## build 27
## cpu
module cpu(
    input clk,
    input reset,
    output [7:0] address,
    input [7:0] from_memory,
    output write,
    output [7:0] to_memory
);
Size: roughly 1,500 cells after synthesis, roughly 27 I/O pins, ~12,000 sq um of cells after synthesis.
==> flow/config.mk <==
export PLATFORM = sky130hd
export DESIGN_NAME = cpu
export DESIGN_NICKNAME = cpu
export VERILOG_FILES = /design/flow/design.v
export SDC_FILE = /design/flow/constraint.sdc
export NUM_CORES = 4
export LEC_CHECK = 0
export ABC_AREA = 1
export CAP_MARGIN = 20
export CORE_ASPECT_RATIO = 1.38
export CORE_MARGIN = 2
export CORE_UTILIZATION = 72
export CTS_CLUSTER_DIAMETER = 369
export CTS_CLUSTER_SIZE = 98
export PLACE_DENSITY = 0.38
export SLEW_MARGIN = 20
==> flow/constraint.sdc <==
create_clock -name core_clock -period 3.15 [get_ports {clk}]
set_input_delay 0.6300 -clock core_clock [delete_from_list [all_inputs] [get_ports {clk}]]
set_output_delay 0.6300 -clock core_clock [all_outputs]
set_load 0.01 [all_outputs]
run.sh (not shown) runs the stock make flow with config.mk's settings and CLKGATE_MAP_FILE=.
Build 27: GRT-0116 in global routing -> run aborted
diff inputs: build 27 => build 47
# build 27
export LEC_CHECK = 0
export ABC_AREA = 1
export CAP_MARGIN = 20
export CORE_ASPECT_RATIO = 1.38
export CORE_MARGIN = 2
export CORE_UTILIZATION = 72
export CTS_CLUSTER_DIAMETER = 369
export CTS_CLUSTER_SIZE = 98
export PLACE_DENSITY = 0.38
export SLEW_MARGIN = 20
create_clock -name core_clock -period 3.15 [get_ports {clk}]
# build 47
export LEC_CHECK = 0
export ABC_AREA = 1
export CAP_MARGIN = 20
export CORE_MARGIN = 2
export CORE_UTILIZATION = 72
export CTS_CLUSTER_SIZE = 90
export PLACE_DENSITY = 0.42
export SLEW_MARGIN = 20
export TNS_END_PERCENT = 5
create_clock -name core_clock -period 3.92 [get_ports {clk}]
Results
Build 47 ran in full, but the layout does not pass; the checks complain about negative setup slack. On die size, build 27 and build 47 are basically level. Build 47 against build 27: initial core utilization went down, post-detailed-placement cell area went down, overall die height went down, HPWL after detailed placement went down. When build 47 is measured against build 27, its number of setup buffers added after CTS turns out 20 lower.
## Diff of input files: build 35 against build 47
# build 47
export LEC_CHECK = 0
export ABC_AREA = 1
export CAP_MARGIN = 20
export CORE_MARGIN = 2
export CORE_UTILIZATION = 72
export CTS_CLUSTER_SIZE = 90
export PLACE_DENSITY = 0.42
export SLEW_MARGIN = 20
export TNS_END_PERCENT = 5
create_clock -name core_clock -period 3.92 [get_ports {clk}]
# build 35
export LEC_CHECK = 0
export CAP_MARGIN = 20
export CORE_MARGIN = 2
export CORE_UTILIZATION = 40
export SLEW_MARGIN = 20
create_clock -name core_clock -period 6.25 [get_ports {clk}]
Findings:
Build 35 completed end to end with timing, DRC and antenna clean.
Build 35 vs build 47: die size up in build 35
From build 47 to build 35 the numbers moved as follows: utilization of the core after routing now smaller, time the worst path needs with I/O delays and setup increased 1.59 ns, register share of total power now larger, sequential share of layout area now larger.
Count of clock-buffer cells in the layout ends up higher on build 47.
The higher buffering overhead of build 47 and build 35 is in build 47.
Smallest setup slack after layout in build 35 vs build 47: up 0.74 ns
Build 47 → build 35: global-route usage went down 23 points, yosys stat chip area went down about 10%, clock power went down 43%.


cpu again, from the RTL that the note above started with.
// cpu
module cpu(
    input clk,
    input reset,
    output [7:0] address,
    input [7:0] from_memory,
    output write,
    output [7:0] to_memory
);
==> flow/config.mk <==
export PLATFORM = sky130hd
export DESIGN_NAME = cpu
export DESIGN_NICKNAME = cpu
export VERILOG_FILES = /design/flow/design.v
export SDC_FILE = /design/flow/constraint.sdc
export NUM_CORES = 4
export LEC_CHECK = 0
export ABC_AREA = 0
export CAP_MARGIN = 20
export CELL_PAD_IN_SITES_GLOBAL_PLACEMENT = 0
export CORE_ASPECT_RATIO = 0.5
export CORE_MARGIN = 2
export CORE_UTILIZATION = 51
export CTS_CLUSTER_DIAMETER = 221
export CTS_CLUSTER_SIZE = 99
export MAX_ROUTING_LAYER = met4
export MIN_ROUTING_LAYER = met1
export PLACE_DENSITY = 0.86
export SLEW_MARGIN = 20
export TNS_END_PERCENT = 10
==> flow/constraint.sdc <==
create_clock -name core_clock -period 5.33 [get_ports {clk}]
set_input_delay 1.0660 -clock core_clock [delete_from_list [all_inputs] [get_ports {clk}]]
set_output_delay 1.0660 -clock core_clock [all_outputs]
set_load 0.01 [all_outputs]
The baseline completed without violations.
Edit:
ABC_AREA = default   (was 0)
CELL_PAD_IN_SITES_GLOBAL_PLACEMENT = default   (was 0)
CORE_ASPECT_RATIO = default   (was 0.5)
CORE_UTILIZATION = 65   (was 51)
CTS_CLUSTER_DIAMETER = default   (was 221)
CTS_CLUSTER_SIZE = default   (was 99)
MAX_ROUTING_LAYER = default   (was met4)
MIN_ROUTING_LAYER = default   (was met1)
PLACE_DENSITY = default   (was 0.86)
TNS_END_PERCENT = default   (was 10)
clock period = 4.33 ns   (was 5.33 ns; I/O delays follow)
Result: The new run reached the layout checks and failed them: setup timing; final cell count is higher by roughly a tenth; worst setup slack degrades by 1.0 ns; via count is higher by a quarter to a third; total power is higher by well over a third; cell area is higher by about a fifth; clock-buffer cell count is lower by 1; critical path depth is higher by 9; wire length is higher by well over a third; clock power is higher by about a fifth; die area is lower by about a fifth.
Edit:
CORE_UTILIZATION = 58   (was 65)
Outcome: The new run completed, yet does not pass: setup timing; via count goes down by 14%; die area went up by 12%; first-iteration DRC count went down by 48%; design area fell by 0.61%; final cell count came out higher by 0.47%; critical path depth rises by 4; synthesized area is unchanged; wire length fell by 21%; non-clock buffer count fell by 5; flip-flop count is unchanged.
Edit:
ABC_AREA = 1   (was default)
CAP_MARGIN = 25   (was 20)
CORE_UTILIZATION = 40   (was 58)
SLEW_MARGIN = 15   (was 20)
clock period = 7.0 ns   (was 4.33 ns; I/O delays follow)
=> The changed run completed with no timing, DRC or antenna violations; utilization is lower by 33 points; clock-buffer cell count is higher by 3; via count is higher slightly.
Edit:
ABC_AREA = default   (was 1)
CAP_MARGIN = 20   (was 25)
CORE_UTILIZATION = 66   (was 40)
SLEW_MARGIN = 20   (was 15)
clock period = 6.25 ns   (was 7.0 ns; I/O delays follow)
Effect: The new run produced a clean layout; via count went down by 9.2%; worst setup slack gets worse by 1.1 ns; synthesized area went down by 9.5%.
Power figures rest on the tool's default switching activity, not on a simulated workload.
